==> inputs of sierra <==
==> flow/design.v (excerpt) <==
module datapath (clk, writenum, readnum, write, datapath_in, vsel, loada, loadb, loadc, shift, asel, bsel, ALUop, loads, Z_out, datapath_out);
clock: 3.65 ns
lec_check: 0
cap_margin: 20
cell_pad_in_sites_global_placement: 2
core_aspect_ratio: 1.76
core_margin: 3
core_utilization: 47
cts_cluster_size: 83
gpl_routability_driven: 0
max_routing_layer: met5
place_density: 0.65
slew_margin: 40
tns_end_percent: 15
run.sh (not shown) runs the stock make flow with config.mk's settings and CLKGATE_MAP_FILE=.
==> inputs of violet, as changes to sierra <==
==> flow/config.mk (replaced) <==
export PLATFORM = sky130hd
export DESIGN_NAME = datapath
export DESIGN_NICKNAME = datapath
export VERILOG_FILES = /design/flow/design.v
export SDC_FILE = /design/flow/constraint.sdc
export NUM_CORES = 4
export LEC_CHECK = 0
export CAP_MARGIN = 20
export CORE_MARGIN = 2
export CORE_UTILIZATION = 64
export CTS_CLUSTER_SIZE = 100
export SETUP_SLACK_MARGIN = 0.85
export SLEW_MARGIN = 20
==> flow/constraint.sdc (replaced) <==
create_clock -name core_clock -period 2.94 [get_ports {clk}]
set_input_delay 0.5880 -clock core_clock [delete_from_list [all_inputs] [get_ports {clk}]]
set_output_delay 0.5880 -clock core_clock [all_outputs]
set_load 0.01 [all_outputs]
==> inputs of ember, as changes to sierra <==
==> flow/config.mk (replaced) <==
export PLATFORM = sky130hd
export DESIGN_NAME = datapath
export DESIGN_NICKNAME = datapath
export VERILOG_FILES = /design/flow/design.v
export SDC_FILE = /design/flow/constraint.sdc
export NUM_CORES = 4
export LEC_CHECK = 0
export ABC_AREA = 1
export CAP_MARGIN = 20
export CORE_MARGIN = 2
export CORE_UTILIZATION = 72
export CTS_CLUSTER_DIAMETER = 367
export CTS_CLUSTER_SIZE = 99
export SLEW_MARGIN = 20
==> flow/constraint.sdc (replaced) <==
create_clock -name core_clock -period 3.06 [get_ports {clk}]
set_input_delay 0.6120 -clock core_clock [delete_from_list [all_inputs] [get_ports {clk}]]
set_output_delay 0.6120 -clock core_clock [all_outputs]
set_load 0.01 [all_outputs]
==> results <==
| metric | violet | ember | sierra |
|---|---|---|---|
| Run status | aborted with a tool error | aborted with a tool error | failed layout checks |
| Stage where the flow stopped | 4_1_cts | 5_1_grt | - |
| Layout check failures | - | - | setup timing |
| Sequential element share of the synthesized area | 0.578 | 0.568 | 0.578 |
| Hold Buf Count CTS | - | 0 | 0 |
| Routability-driven placement congestion ratio | 0.945 | 1.06 | - |
| Post-CTS setup buffer count | - | 10 | 4 |
| Synthesized cell area | 9190 µm² | 9360 µm² | 9190 µm² |
| Adder Share, Synth | 0.0449 | 0.0430 | 0.0449 |
| Cts repair resizes | - | 82 | 43 |
| Yosys xor share | 0.00858 | 0.00374 | 0.00858 |
| # placed instances | 1,034 | 1,285 | 1,090 |
| Initial core utilization | 0.660 | 0.739 | 0.481 |
| Height of the die | 124 µm | 118 µm | 192 µm |
| TritonCTS Buffers | - | 17 | 17 |
| Post-DP Area | 11,200 µm² | 10,900 µm² | 11,200 µm² |
| YS chip area | 9190 µm² | 9360 µm² | 9190 µm² |
| Die Outline Area | 15,300 µm² | 13,900 µm² | 21,300 µm² |
| Area fraction in and, or, nand and nor cells after synthesis | 0.0922 | 0.191 | 0.0922 |
| Sinks on Clock Net | - | 177 | 177 |
| Cell count after synthesis | 664 | 966 | 664 |
| Share of Yosys cell area claimed by the top area cell type | 0.578 | 0.568 | 0.578 |
| Number of distinct library cells after synthesis | 68 | 45 | 68 |
| CTS H-Tree Depth | - | 4 | 4 |
| Most popular library cell in the synthesized design by count | sky130_fd_sc_hd__edfxtp_1 | sky130_fd_sc_hd__nor2_1 | sky130_fd_sc_hd__edfxtp_1 |
| Net count entering floorplan | 730 | 1,032 | 730 |
| Placed wire-length estimate after detailed placement | 17,600 µm | 19,500 µm | 17,700 µm |
| Pre-CTS worst setup slack | -2.38 ns | -0.850 ns | -1.93 ns |
| Horizontal die size | 124 µm | 118 µm | 111 µm |

==> inputs of run K <==
Starting RTL as in the previous note.
clock: 7.47 ns
lec_check: 0
abc_area: 1
cap_margin: 20
cell_pad_in_sites_global_placement: 2
core_aspect_ratio: 1.43
core_margin: 2
core_utilization: 40
gpl_timing_driven: 0
max_routing_layer: met4
place_density_lb_addon: 0.12
slew_margin: 30
==> run H: changes against run K <==
- ABC_AREA: 1 -> unset
- CELL_PAD_IN_SITES_GLOBAL_PLACEMENT: 2 -> unset
- CORE_ASPECT_RATIO: 1.43 -> unset
- CORE_UTILIZATION: 40 -> 57
- GPL_TIMING_DRIVEN: 0 -> unset
- MAX_ROUTING_LAYER: met4 -> unset
- PLACE_DENSITY_LB_ADDON: 0.12 -> unset
- SLEW_MARGIN: 30 -> 20
==> flow/constraint.sdc (replaced) <==
create_clock -name core_clock -period 3.56 [get_ports {clk}]
set_input_delay 0.7120 -clock core_clock [delete_from_list [all_inputs] [get_ports {clk}]]
set_output_delay 0.7120 -clock core_clock [all_outputs]
set_load 0.01 [all_outputs]
==> run F: changes against run K <==
- CORE_ASPECT_RATIO: 1.43 -> 0.5
- CORE_MARGIN: 2 -> 10
- CTS_CLUSTER_DIAMETER: unset -> 356
- CTS_CLUSTER_SIZE: unset -> 98
- GPL_TIMING_DRIVEN: 0 -> unset
- MAX_ROUTING_LAYER: met4 -> unset
- PLACE_DENSITY: unset -> 0.38
- PLACE_DENSITY_LB_ADDON: 0.12 -> unset
- SETUP_SLACK_MARGIN: unset -> -0.25
- SLEW_MARGIN: 30 -> 20
- TNS_END_PERCENT: unset -> 5
==> flow/constraint.sdc (replaced) <==
create_clock -name core_clock -period 5.5 [get_ports {clk}]
set_input_delay 1.1000 -clock core_clock [delete_from_list [all_inputs] [get_ports {clk}]]
set_output_delay 1.1000 -clock core_clock [all_outputs]
set_load 0.01 [all_outputs]
==> notes <==
- Run H completed and failed the layout checks on negative setup slack. Run F finished with timing, DRC and antenna clean. Run K ran to the end with no violations.
- The lowest final area belongs to run F, the highest to run H.
- Of run F and run H, run H has the higher global-route usage (gap 12 points).
- Synthesized area: run H is lower than run K (about 1.8%).
- The highest sequential power belongs to run H, the lowest to run K.
- Of run K and run H, run K has the higher sequential share of layout area (gap 5.8 points).
- Against run K, the total power of run H is larger by 140%.
- Clock skew: run K < run F < run H.

==> inputs of 12-12 <==
Starting RTL as in the previous note.
Design datapath, start of the top module:
module datapath (clk, writenum, readnum, write, datapath_in, vsel, loada, loadb, loadc, shift, asel, bsel, ALUop, loads, Z_out, datapath_out);
==> flow/config.mk <==
export PLATFORM = sky130hd
export DESIGN_NAME = datapath
export DESIGN_NICKNAME = datapath
export VERILOG_FILES = /design/flow/design.v
export SDC_FILE = /design/flow/constraint.sdc
export NUM_CORES = 4
export LEC_CHECK = 0
export CAP_MARGIN = 20
export CELL_PAD_IN_SITES_GLOBAL_PLACEMENT = 0
export CORE_ASPECT_RATIO = 1.04
export CORE_MARGIN = 2
export CORE_UTILIZATION = 66
export CTS_CLUSTER_DIAMETER = 222
export CTS_CLUSTER_SIZE = 82
export MAX_ROUTING_LAYER = met4
export PLACE_DENSITY = 0.65
export SETUP_SLACK_MARGIN = -0.13
export SLEW_MARGIN = 40
export TNS_END_PERCENT = 85
==> flow/constraint.sdc <==
create_clock -name core_clock -period 3.0 [get_ports {clk}]
set_input_delay 0.6000 -clock core_clock [delete_from_list [all_inputs] [get_ports {clk}]]
set_output_delay 0.6000 -clock core_clock [all_outputs]
set_load 0.01 [all_outputs]
==> inputs of 02-06, as changes to 12-12 <==
CELL_PAD_IN_SITES_GLOBAL_PLACEMENT = unset   (was 0)
CORE_ASPECT_RATIO = unset   (was 1.04)
CORE_UTILIZATION = 64   (was 66)
CTS_CLUSTER_DIAMETER = unset   (was 222)
CTS_CLUSTER_SIZE = unset   (was 82)
MAX_ROUTING_LAYER = unset   (was met4)
PLACE_DENSITY = unset   (was 0.65)
SETUP_SLACK_MARGIN = 0.89   (was -0.13)
SLEW_MARGIN = 20   (was 40)
TNS_END_PERCENT = unset   (was 85)
==> flow/constraint.sdc (replaced) <==
create_clock -name core_clock -period 3.05 [get_ports {clk}]
set_input_delay 0.6100 -clock core_clock [delete_from_list [all_inputs] [get_ports {clk}]]
set_output_delay 0.6100 -clock core_clock [all_outputs]
set_load 0.01 [all_outputs]
==> inputs of 06-08, as changes to 12-12 <==
ABC_AREA = 1   (was unset)
CELL_PAD_IN_SITES_GLOBAL_PLACEMENT = unset   (was 0)
CORE_ASPECT_RATIO = unset   (was 1.04)
CORE_UTILIZATION = 68   (was 66)
CTS_CLUSTER_DIAMETER = 367   (was 222)
CTS_CLUSTER_SIZE = unset   (was 82)
MAX_ROUTING_LAYER = unset   (was met4)
PLACE_DENSITY = unset   (was 0.65)
SETUP_SLACK_MARGIN = unset   (was -0.13)
SLEW_MARGIN = 20   (was 40)
TNS_END_PERCENT = unset   (was 85)
==> flow/constraint.sdc (replaced) <==
create_clock -name core_clock -period 3.56 [get_ports {clk}]
set_input_delay 0.7120 -clock core_clock [delete_from_list [all_inputs] [get_ports {clk}]]
set_output_delay 0.7120 -clock core_clock [all_outputs]
set_load 0.01 [all_outputs]
==> comparison <==
12-12 did not get past global routing. 06-08 finished clean. 02-06 completed and failed the layout checks on negative setup slack.
In sequential cell count, 06-08 and 02-06 do not differ.
First-iteration DRC count: 02-06 is smaller than 06-08 (16%).
In 02-06 the combinational power is higher than in 06-08, by about 54%.
Between 02-06 and 06-08, the lower worst setup slack is in 02-06 (gap 2.5 ns).
==> figures <==
| metric | 06-08 | 12-12 | 02-06 |
|---|---|---|---|
| Status | timing/DRC/antenna clean | aborted with a tool error | complete, but fails checks |
| Failing step | - | global routing | - |
| Violated checks | - | - | negative setup slack |
| Top layer used by detailed routing | met4 | - | met5 |
| Average instance area after synthesis | 9.69 µm² | 13.8 µm² | 13.8 µm² |
| Seq share, synth | 56.8% | 57.8% | 57.8% |
| Switching share of total power | 30.1% | - | 30.4% |
| Post-placement cell count | 1,270 | 1,031 | 1,040 |
| Cell with the most instances after synthesis | nor2_1 | edfxtp_1 | edfxtp_1 |
| Initial DRT Pass Iterations | 7 | - | 12 |
| Full die area | 14,700 µm² | 14,900 µm² | 15,300 µm² |
| Fraction of area in multi-input gates | 30.9% | - | 33.1% |
Power figures rest on the tool's default switching activity, not on a simulated workload.
